== try-quartz ==
## top
module top(
    input logic clk,
    input logic rst,
    output logic    RGB_G,
    output logic    RGB_R,
    output logic    RGB_B
);
    logic red_out;
    integer red;
    logic green_out;
    integer green;
    logic blue_out;
    integer blue;
    ramp #(
        .steps (7'b1100011)
    )
    u1 (
        .clk (clk),
        .rst (rst),
        .pwm_value (red)
    );
    ramp #(
        .steps (7'b0111000)
    )
    u2 (
            .clk (clk),
            .rst (rst),
            .pwm_value (green)
        );
    ramp #(
        .steps (7'b0001110)
    )
    u3 (
        .clk (clk),
        .rst (rst),
        .pwm_value (blue)
    );
    pwm u4 (
        .clk (clk),
        .rst (rst),
        .duty_cycle (red),
        .pwm_out (red_out)
    );
    assign RGB_R = red_out;
    pwm u5 (
        .clk (clk),
        .rst (rst),
        .duty_cycle (green),
        .pwm_out (green_out)
    );
    assign RGB_G = green_out;
    pwm u6 (
        .clk (clk),
        .rst (rst),
        .duty_cycle (blue),
        .pwm_out (blue_out)
    );
    assign RGB_B = blue_out;
endmodule
Size: ~7000 cells after synthesis, ~570 flip-flops, ~0.047 mm² of cells after synthesis.
clock: 10.0 ns
lec_check: 0
abc_area: 1
cap_margin: 5
cell_pad_in_sites_detail_placement: 1
cell_pad_in_sites_global_placement: 2
core_margin: 2
core_utilization: 53
cts_cluster_diameter: 187
hold_slack_margin: 0.13
place_density: 0.42
slew_margin: 10
run.sh (not shown) runs the stock make flow with config.mk's settings and CLKGATE_MAP_FILE=.
Tool error GPL-0301 stopped try-quartz during global placement without I/O; no final results.
Here is what was changed in the inputs of try-violet compared with try-quartz.
Settings: a deleted CELL_PAD_IN_SITES_GLOBAL_PLACEMENT that had been 2; a deleted HOLD_SLACK_MARGIN that had been 0.13; a change of CAP_MARGIN from 5 to 20; a deleted CELL_PAD_IN_SITES_DETAIL_PLACEMENT that had been 1; a change of SLEW_MARGIN from 10 to 20; a deleted CTS_CLUSTER_DIAMETER that had been 187; a deleted PLACE_DENSITY that had been 0.42; a change of CORE_UTILIZATION from 53 to 65; a deleted ABC_AREA that had been 1; a change of the clock period (ns, I/O delays scaled along) from 10.0 to 4.94.
### Flow results
In the metrics for try-violet and try-quartz, the one carrying the lower area reported by Yosys stat is try-violet.
try-quartz → try-violet: combined area of all synthesized cells now sits lower, total number of placement rows now sits lower, core region area now sits lower.
On synthesized instance count: try-violet sits below try-quartz.
try-violet has completed all stages; timing, DRC and antenna checks passed.
Inputs modified between try-violet and try-sierra:
Settings: setting PLACE_DENSITY_LB_ADDON to 0.26 for the first time; changing CORE_UTILIZATION from 65 to 72; changing the clock period (ns, I/O delays scaled along) from 4.94 to 4.17.
Notes after the runs:
What the final checks of try-sierra revealed, after a flow that finished every stage, was a layout that fails on setup timing. Between try-violet and try-sierra, non-clock buffer count increased. Delta(data arrival time at the worst-slack endpoint, try-sierra - try-violet) < 0. Comparing try-sierra and try-violet, routed wire length is lower on try-violet. Changes observed in try-sierra relative to try-violet: clock skew grew by 0.020 ns, met3 usage level, worst-case register-to-register setup slack went down 0.48 ns, power share of the combinational group climbed 0.2 points. Against try-violet as the reference, try-sierra delivers a lower sequential share of layout area.
What try-amber does differently from try-sierra at the input level:
Settings: ABC_AREA now 1, previously not set; CORE_UTILIZATION now 28, was 72; PLACE_DENSITY_LB_ADDON no longer set, was 0.26; the clock period (ns, I/O delays scaled along) now 10.0, was 4.17.
The final layout from try-amber, which completed every stage, passed the timing, DRC and antenna checks at the end of the flow.
Diff try-sierra -> try-amber | area after synthesis | increase of about 17%
Across both runs, post-synthesis to final-layout area growth was lower for try-amber than for try-sierra.
Overall routing resource usage, try-amber and try-sierra, higher one = try-sierra.
Compared with try-sierra, try-amber shows a synthesized netlist net count that is 2141 higher.
try-amber ended with more count of buffering cells on the critical path with inverters included than try-sierra.
Looking at cell type of the slowest stage on the worst timing path, the sky130_fd_sc_hd__clkinv_2 result is from try-amber; the sky130_fd_sc_hd__or4_4 one comes from try-sierra.
Relative to try-sierra, the met1 routed wirelength after detailed routing of try-amber is higher by 52%.
The routed wire length in try-sierra is 0.72 times that in try-amber.
Width of the die (try-sierra / try-amber): 0.58
Of try-amber and try-sierra, the lower number of well taps belongs to try-sierra.
Looking at fraction of area in registers, try-amber sits 3.8 points below try-sierra.
Higher share of power burned in the clock network was reported by try-amber, not try-sierra.
Input changes introduced in try-nickel (baseline for comparison: try-amber):
Settings: putting SETUP_SLACK_MARGIN at 0.59 where nothing was set; putting HOLD_SLACK_MARGIN at 0.27 where nothing was set; putting MAX_ROUTING_LAYER at met4 where nothing was set; swapping 1 for 0 in ABC_AREA; putting GPL_TIMING_DRIVEN at 0 where nothing was set; swapping 20 for 35 in CAP_MARGIN; swapping 20 for 25 in SLEW_MARGIN; putting CORE_ASPECT_RATIO at 0.96 where nothing was set.
Notes after the runs:
Cmp try-nickel vs try-amber: overall power of the completed layout lower in try-nickel
try-nickel vs try-amber, combinational share of power went up by 0.2 points.
try-nickel: full flow OK, the timing, DRC and antenna checks passed
The register fraction of the total cell area of try-nickel exceeds that of try-amber by 3.5 points.
Summary of try-nickel over try-amber: routed wire length down about 28%; total power per unit cell area saw an increase; share of cell area taken by multi-input logic gates now sits lower; worst hold margin picked up an extra 0.015 ns.
Re cell area after layout: try-nickel is 14% down on try-amber.
Power figures rest on the tool's default switching activity, not on a simulated workload.
